// cpu
module cpu 
	(output wire [7:0] address,
	 output wire [7:0] to_memory,
	 output wire write,
	 input wire [7:0] from_memory, 
     input wire clk, reset);
Size in the first run: about 27 I/O pins.
==> flow/config.mk <==
export PLATFORM = sky130hd
export DESIGN_NAME = cpu
export DESIGN_NICKNAME = cpu
export VERILOG_FILES = /design/flow/design.v
export SDC_FILE = /design/flow/constraint.sdc
export NUM_CORES = 4
export LEC_CHECK = 0
export CAP_MARGIN = 20
export CELL_PAD_IN_SITES_DETAIL_PLACEMENT = 0
export CORE_ASPECT_RATIO = 1.14
export CORE_MARGIN = 2
export CORE_UTILIZATION = 71
export CTS_CLUSTER_DIAMETER = 339
export MIN_ROUTING_LAYER = met1
export PLACE_DENSITY = 0.35
export SETUP_SLACK_MARGIN = -0.28
export SLEW_MARGIN = 20
==> flow/constraint.sdc <==
create_clock -name core_clock -period 3.77 [get_ports {clk}]
set_input_delay 0.7540 -clock core_clock [delete_from_list [all_inputs] [get_ports {clk}]]
set_output_delay 0.7540 -clock core_clock [all_outputs]
set_load 0.01 [all_outputs]
run.sh (not shown) runs the stock make flow with config.mk's settings and CLKGATE_MAP_FILE=.
The first run reached the layout checks and failed them: setup timing.
Rerun with:
- CELL_PAD_IN_SITES_DETAIL_PLACEMENT: 0 -> unset
- CORE_ASPECT_RATIO: 1.14 -> unset
- CORE_UTILIZATION: 71 -> 35
- CTS_CLUSTER_DIAMETER: 339 -> unset
- MIN_ROUTING_LAYER: met1 -> unset
- PLACE_DENSITY: 0.35 -> unset
- SETUP_SLACK_MARGIN: -0.28 -> unset
- clock period: 3.77 -> 9.95 ns (I/O delays scaled with it)
This time the run finished clean.
Worst hold slack gains 0.19 ns.
Area after synthesis stays the same.
Clock power is lower by 50%.
Wire length is higher by 0.45%.
Worst setup slack gains 4.3 ns.
Die size is higher by 98%.
Total power is lower by 63%.
Rerun with:
- CORE_UTILIZATION: 35 -> 72
- PLACE_DENSITY: unset -> 0.65
- clock period: 9.95 -> 3.38 ns (I/O delays scaled with it)
Effect:
- The new run completed and failed the layout checks on setup timing
- power goes up to 3.0 times its value
- worst setup slack gets worse by 4.3 ns
- design area grows by 3.1%
- cell count went down by 7.6%
- via count grows by 13%
- count of clock-buffer cells in the layout stays the same
- sequential power rose to 2.7 times its value
- sequential share of layout area went down by 0.53 points
- die size fell by 50%
- clock power rose by 97%

run A:
Starting RTL as in the previous note.
==> flow/config.mk <==
export PLATFORM = sky130hd
export DESIGN_NAME = cpu
export DESIGN_NICKNAME = cpu
export VERILOG_FILES = /design/flow/design.v
export SDC_FILE = /design/flow/constraint.sdc
export NUM_CORES = 4
export LEC_CHECK = 0
export CAP_MARGIN = 20
export CELL_PAD_IN_SITES_GLOBAL_PLACEMENT = 3
export CORE_MARGIN = 2
export CORE_UTILIZATION = 31
export CTS_CLUSTER_DIAMETER = 335
export CTS_CLUSTER_SIZE = 40
export MIN_ROUTING_LAYER = met1
export PLACE_DENSITY_LB_ADDON = 0.06
export SETUP_SLACK_MARGIN = 0.83
export SLEW_MARGIN = 20
export TNS_END_PERCENT = 60
==> flow/constraint.sdc <==
create_clock -name core_clock -period 4.67 [get_ports {clk}]
set_input_delay 0.9340 -clock core_clock [delete_from_list [all_inputs] [get_ports {clk}]]
set_output_delay 0.9340 -clock core_clock [all_outputs]
set_load 0.01 [all_outputs]
### run A -> run B
Settings: CELL_PAD_IN_SITES_GLOBAL_PLACEMENT removed (was 3); CTS_CLUSTER_SIZE changed from 40 to 94; TNS_END_PERCENT removed (was 60); ABC_AREA newly set to 1; PLACE_DENSITY_LB_ADDON removed (was 0.06); CORE_UTILIZATION changed from 31 to 62; SETUP_SLACK_MARGIN removed (was 0.83); MIN_ROUTING_LAYER removed (was met1); CTS_CLUSTER_DIAMETER removed (was 335); the clock period (ns, I/O delays scaled along) changed from 4.67 to 7.19.
Notes after the runs:
Run B: done, clean on timing, DRC and antenna. STATUS area after synthesis: run B wins against run A. Comparing run A and run B, the lower final routed wire length divided by cell count was measured on run B. Changes observed in run B relative to run A: clock power now sits lower; number of different library cells in the post-synthesis netlist now sits lower.
diff inputs: run B => run C
Settings: ABC_AREA no longer set, was 1; CTS_CLUSTER_SIZE no longer set, was 94; CORE_UTILIZATION now 23, was 62; the clock period (ns, I/O delays scaled along) now 5.51, was 7.19.
Notes after the runs:
Run C vs run B, slowest cell on the critical path: sky130_fd_sc_hd__clkdlybuf4s50_1 vs sky130_fd_sc_hd__dfrtp_1
Summary: with run B as the reference, tap cell count in run C moved up by more than 100%.
Run C against run B; synthesized cell count is down by more than 10%.
Net switching fraction of the power: run C vs run B down 2.7 points
The higher post-placement worst setup slack of run B and run C is in run B.
Per the comparison of run C with run B, global-route wire length before repair increased by 12% relative to the old numbers, post-synth area from yosys stat increased by about 4.4% relative to the old numbers, number of cells in the design after placement increased by about 5% relative to the old numbers.
When run C is measured against run B, its sequential power turns out about 70% higher.
Summary of run C over run B: power now larger, post-route cell area climbed 7.2%.

Starting RTL as in the previous note.
Settings: LEC_CHECK=0, ABC_AREA=1, CAP_MARGIN=0, CORE_MARGIN=2, CORE_UTILIZATION=72, CTS_CLUSTER_DIAMETER=93, CTS_CLUSTER_SIZE=74, PLACE_DENSITY=0.42, SETUP_SLACK_MARGIN=0.33, SLEW_MARGIN=20; clock period 3.1 ns.
Next try:
- ABC_AREA: 1 -> unset
- CAP_MARGIN: 0 -> 20
- CORE_UTILIZATION: 72 -> 66
- CTS_CLUSTER_DIAMETER: 93 -> unset
- CTS_CLUSTER_SIZE: 74 -> unset
- PLACE_DENSITY: 0.42 -> unset
- SETUP_SLACK_MARGIN: 0.33 -> unset
- clock period: 3.1 -> 4.4 ns (I/O delays scaled with it)
Power falls by 23%.
Register-to-register slack is better by 560 ps.
Sequential share of layout area rises by 1.3 points.
Next try:
- CAP_MARGIN: 20 -> 30
- CORE_UTILIZATION: 66 -> 56
- clock period: 4.4 -> 8.0 ns (I/O delays scaled with it)
=> The new run completed with no timing, DRC or antenna violations. Via count fell by 3.5%. Non-clock buffer count shrinks by 12. Clock power came out lower by about 54%. Global-route usage goes down by 5.1 points. Synthesized area does not change.
Next try:
- ABC_AREA: unset -> 1
- CAP_MARGIN: 30 -> 10
- CELL_PAD_IN_SITES_GLOBAL_PLACEMENT: unset -> 1
- CORE_ASPECT_RATIO: unset -> 0.61
- CORE_UTILIZATION: 56 -> 45
- CTS_CLUSTER_DIAMETER: unset -> 221
- CTS_CLUSTER_SIZE: unset -> 11
- GPL_ROUTABILITY_DRIVEN: unset -> 1
- MIN_ROUTING_LAYER: unset -> met2
- PLACE_DENSITY_LB_ADDON: unset -> 0.11
- SETUP_SLACK_MARGIN: unset -> 1.0
Effect: The changed run stopped in 5_1_grt; synthesized cell count came out higher by 16%; area after synthesis went down by 4.2%; die area grows by about 19%.
Power figures rest on the tool's default switching activity, not on a simulated workload.
